Design alu16, start of the top module:
module alu16(clk, rst, a, b, ctrl, res, R15);
	input clk, rst;
	input [15:0] a, b;
	input [3:0] ctrl;
	output reg [15:0] res;
	output reg [15:0] R15;
	wire [15:0] alu_res, alu_R15;
	wire res_we, R15_we;
	ALU u_alu(.a(a), .b(b), .ctrl(ctrl), .res(alu_res), .R15(alu_R15), .res_we(res_we), .R15_we(R15_we));
	always @(posedge clk, negedge rst) begin
		if (~rst) begin
			res <= 16'h0000;
			R15 <= 16'h0000;
		end
		else begin
			if (res_we)
				res <= alu_res;
			if (R15_we)
				R15 <= alu_R15;
		end
	end
endmodule
Size in the first run: roughly 2900 cells after synthesis, about 70 I/O pins, ~0.022 sq mm of cells after synthesis.
clock: 12.5 ns
lec_check: 0
cap_margin: 20
cell_pad_in_sites_detail_placement: 0
cell_pad_in_sites_global_placement: 1
core_margin: 3
core_utilization: 48
cts_cluster_diameter: 359
gpl_routability_driven: 0
max_routing_layer: met4
min_routing_layer: met1
place_density: 0.76
setup_slack_margin: 0.3
slew_margin: 20
tns_end_percent: 50
run.sh (not shown) runs the stock make flow with config.mk's settings and CLKGATE_MAP_FILE=.
The starting point finished but failed the layout checks on setup timing.
Rerun with:
==> flow/config.mk (replaced) <==
export PLATFORM = sky130hd
export DESIGN_NAME = alu16
export DESIGN_NICKNAME = alu16
export VERILOG_FILES = /design/flow/design.v
export SDC_FILE = /design/flow/constraint.sdc
export NUM_CORES = 4
export LEC_CHECK = 0
export CAP_MARGIN = 20
export CORE_MARGIN = 2
export CORE_UTILIZATION = 40
export SETUP_SLACK_MARGIN = 1.0
export SLEW_MARGIN = 20
==> flow/constraint.sdc (replaced) <==
create_clock -name core_clock -period 38.7 [get_ports {clk}]
set_input_delay 7.7400 -clock core_clock [delete_from_list [all_inputs] [get_ports {clk}]]
set_output_delay 7.7400 -clock core_clock [all_outputs]
set_load 0.01 [all_outputs]
Now the flow produced a clean layout.
Setup slack improves by 20 ns.
Design area decreases by 18%.
First-iteration DRC count decreases by about 20%.
Global-route usage decreases by 8.7 points.
Clock skew is unchanged.
Utilization decreases by 24 points.
Die size increases by about 17%.
Non-clock buffer count decreases by 650.

---

Setup of v58:
The RTL this note starts from:
==> flow/design.v <==
module ALU (a,b,ctrl,res,R15,res_we,R15_we);
	input signed [15:0] a,b;
	input [3:0] ctrl;
	output reg signed [15:0] res;
	output reg signed [15:0] R15;
	output reg res_we, R15_we;
	always@(*)begin
		res = 16'sd0;
		R15 = 16'sd0;
		res_we = 1'b1;
		R15_we = 1'b0;
		case(ctrl)
			3'b000: begin
						res = a + b;
					end
			3'b001: begin
						res = a - b;
					end
			3'b010: begin
						{R15,res} = a * b;
						R15_we = 1'b1;
					end
			3'b011: begin
						R15_we = 1'b1;
						if (b == 16'sd0) begin
							res = -16'sd1;
							R15 = a;
						end
						else begin
							res = a / b;
							R15 = a % b;
						end
					end
			3'b100: begin
						res = a & b;
					end
			3'b101: begin
						res = a | b;
					end
			default: begin
						res_we = 1'b0;
					end
		endcase
	end
endmodule
module alu16(clk, rst, a, b, ctrl, res, R15);
	input clk, rst;
	input [15:0] a, b;
	input [3:0] ctrl;
	output reg [15:0] res;
	output reg [15:0] R15;
	wire [15:0] alu_res, alu_R15;
	wire res_we, R15_we;
	ALU u_alu(.a(a), .b(b), .ctrl(ctrl), .res(alu_res), .R15(alu_R15), .res_we(res_we), .R15_we(R15_we));
	always @(posedge clk, negedge rst) begin
		if (~rst) begin
			res <= 16'h0000;
			R15 <= 16'h0000;
		end
		else begin
			if (res_we)
				res <= alu_res;
			if (R15_we)
				R15 <= alu_R15;
		end
	end
endmodule
clock: 31.6 ns
lec_check: 0
abc_area: 1
cap_margin: 20
cell_pad_in_sites_detail_placement: 0
cell_pad_in_sites_global_placement: 3
core_aspect_ratio: 0.5
core_margin: 3
core_utilization: 35
cts_cluster_diameter: 359
cts_cluster_size: 99
gpl_routability_driven: 0
gpl_timing_driven: 0
hold_slack_margin: -0.08
max_routing_layer: met4
min_routing_layer: met1
place_density_lb_addon: 0.29
setup_slack_margin: -2.0
slew_margin: 20
tns_end_percent: 30
[flow] v58 | stages: complete | final checks: fail | reason: setup timing
#### Input delta (v28 over v58)
Settings: clearing CELL_PAD_IN_SITES_GLOBAL_PLACEMENT, which used to be 3; clearing CORE_ASPECT_RATIO, which used to be 0.5; clearing PLACE_DENSITY_LB_ADDON, which used to be 0.29; swapping 3 for 2 in CORE_MARGIN; clearing CELL_PAD_IN_SITES_DETAIL_PLACEMENT, which used to be 0; clearing CTS_CLUSTER_DIAMETER, which used to be 359; swapping 35 for 21 in CORE_UTILIZATION; clearing HOLD_SLACK_MARGIN, which used to be -0.08; clearing TNS_END_PERCENT, which used to be 30; clearing CTS_CLUSTER_SIZE, which used to be 99; clearing GPL_ROUTABILITY_DRIVEN, which used to be 0; clearing MAX_ROUTING_LAYER, which used to be met4; clearing MIN_ROUTING_LAYER, which used to be met1; clearing GPL_TIMING_DRIVEN, which used to be 0; clearing ABC_AREA, which used to be 1; swapping -2.0 for 1.0 in SETUP_SLACK_MARGIN; swapping 31.6 for 42.8 in the clock period (ns, I/O delays scaled along).
### Flow results
v28 completed; timing, DRC and antenna clean. Sort v58 and v28 by tally of filler cells in the layout asc -> top: v58. v58 → v28: part of the Yosys area used for sequential elements now sits at about the same level; area after synthesis level; clock share of power fell by 1.1 points. v58 has higher internal power contribution than v28. Clock network power consumption of v28 falls short of that of v58 by more than a quarter. Combinational power share: v58 and v28 compared, lower one is v58. Against v58, v28 reports a number of nets in the layout that is lower. As far as sequential portion of the cell area is concerned, v28 and v58 perform about the same.
## Diff of input files: v54 against v28
Settings: swapping 21 for 40 in CORE_UTILIZATION; swapping 42.8 for 40.0 in the clock period (ns, I/O delays scaled along).
Results
The fraction of met3 tracks used by global routing in v54 was higher than what v28 gave. Summary — final standard cell count with taps included and fillers excluded, v54 relative to v28: lower, by about 13%. Compared to v28, v54 has final HPWL from detailed placement 0.57% higher. v54: design area is 2.7% higher than what v28 reported. Diff v28 -> v54 | count of buffers not belonging to the clock network in the layout | increase of 40%. v54 vs. v28: total chip power +about 13%, area of placed instances -2.0%, overall die height -90 um. For the clock group total power, v54 came in about 12% higher than v28 did.

---

RTL: the design.v shown in full above, as it stands there.
make LEC_CHECK=0 ABC_AREA=1 CAP_MARGIN=20 CORE_MARGIN=2 CORE_UTILIZATION=72 CTS_CLUSTER_DIAMETER=371 CTS_CLUSTER_SIZE=97 HOLD_SLACK_MARGIN=-0.09 PLACE_DENSITY=0.86 SETUP_SLACK_MARGIN=1.0 SLEW_MARGIN=20 TNS_END_PERCENT=5 finish   # period 20.8 ns
The starting point did not get past clock tree synthesis.
Edit:
- CTS_CLUSTER_DIAMETER: 371 -> not set
- CTS_CLUSTER_SIZE: 97 -> 100
- HOLD_SLACK_MARGIN: -0.09 -> not set
- PLACE_DENSITY: 0.86 -> 0.41
- SETUP_SLACK_MARGIN: 1.0 -> not set
- TNS_END_PERCENT: 5 -> 15
- clock period: 20.8 -> 21.5 ns (I/O delays scaled with it)
The changed run stopped in clock tree synthesis; synthesized area stays the same; die size is unchanged; synthesized cell count does not change.
Edit:
- CORE_MARGIN: 2 -> 9
- CORE_UTILIZATION: 72 -> 58
- CTS_CLUSTER_DIAMETER: not set -> 304
- CTS_CLUSTER_SIZE: 100 -> 93
- PLACE_DENSITY: 0.41 -> not set
- clock period: 21.5 -> 40.0 ns (I/O delays scaled with it)
The new run passed the timing, design-rule and antenna checks.
Die area went up by 41%.
Synthesized cell count is unchanged.
Area after synthesis stays the same.

---

// alu16: RTL as listed in full above, without the edits since
clock: 21.8 ns
lec_check: 0
abc_area: 1
cap_margin: 20
core_margin: 2
core_utilization: 54
cts_cluster_diameter: 163
cts_cluster_size: 98
setup_slack_margin: 1.0
slew_margin: 20
The first run reached the layout checks and failed them: negative setup slack.
Change:
--- a/flow/config.mk
+++ b/flow/config.mk
@@ -8 +7,0 @@
-export ABC_AREA = 1
@@ -11,4 +10,3 @@
-export CORE_UTILIZATION = 54
-export CTS_CLUSTER_DIAMETER = 163
-export CTS_CLUSTER_SIZE = 98
-export SETUP_SLACK_MARGIN = 1.0
+export CORE_UTILIZATION = 65
+export CTS_CLUSTER_DIAMETER = 24
+export SETUP_SLACK_MARGIN = 5.0
@@ -15,0 +14 @@
+export TNS_END_PERCENT = 5
==> flow/constraint.sdc (replaced) <==
create_clock -name core_clock -period 40.0 [get_ports {clk}]
set_input_delay 8.0000 -clock core_clock [delete_from_list [all_inputs] [get_ports {clk}]]
set_output_delay 8.0000 -clock core_clock [all_outputs]
set_load 0.01 [all_outputs]
What happened:
- The changed run completed without violations
- synthesized cell count fell by 15%
- non-clock buffer count fell by 578
- clock skew is unchanged
Change:
--- a/flow/config.mk
+++ b/flow/config.mk
@@ -7,0 +8 @@
+export ABC_AREA = 1
@@ -10,3 +11,3 @@
-export CORE_UTILIZATION = 65
-export CTS_CLUSTER_DIAMETER = 24
-export SETUP_SLACK_MARGIN = 5.0
+export CORE_UTILIZATION = 57
+export GPL_TIMING_DRIVEN = 1
+export SETUP_SLACK_MARGIN = 0.99
@@ -14 +14,0 @@
-export TNS_END_PERCENT = 5
The new run produced a clean layout.
Worst setup slack improves by 0.36 ns.
Worst hold slack improves by 0.011 ns.
Global-route usage fell by 13 points.
Via count fell by a little under a tenth.
Final area fell by roughly a tenth.
Routed wire length fell by about a fifth.
Area after synthesis is about the same.
Sequential cell count stays the same.
Combinational power fell by well over a third.
Change:
--- a/flow/config.mk
+++ b/flow/config.mk
@@ -8 +7,0 @@
-export ABC_AREA = 1
@@ -11,3 +10,4 @@
-export CORE_UTILIZATION = 57
-export GPL_TIMING_DRIVEN = 1
-export SETUP_SLACK_MARGIN = 0.99
+export CORE_UTILIZATION = 68
+export CTS_CLUSTER_DIAMETER = 28
+export MAX_ROUTING_LAYER = met4
+export SETUP_SLACK_MARGIN = 5.0
Result: The changed run aborted during 5_1_grt, error GRT-0232. Synthesized area hardly moves. Synthesized cell count went down by 15%. Die area went down by 16%.
Change:
--- a/flow/config.mk
+++ b/flow/config.mk
@@ -10 +10 @@
-export CORE_UTILIZATION = 68
+export CORE_UTILIZATION = 71
@@ -12 +12,2 @@
-export MAX_ROUTING_LAYER = met4
+export CTS_CLUSTER_SIZE = 15
+export PLACE_DENSITY_LB_ADDON = 0.27
What happened: The changed run aborted during 5_1_grt with GRT-0232. Die size came out lower by 4.1%. Area after synthesis is unchanged. Synthesized cell count does not change.
No activity file was given, so power comes from the tool's default toggle rates.
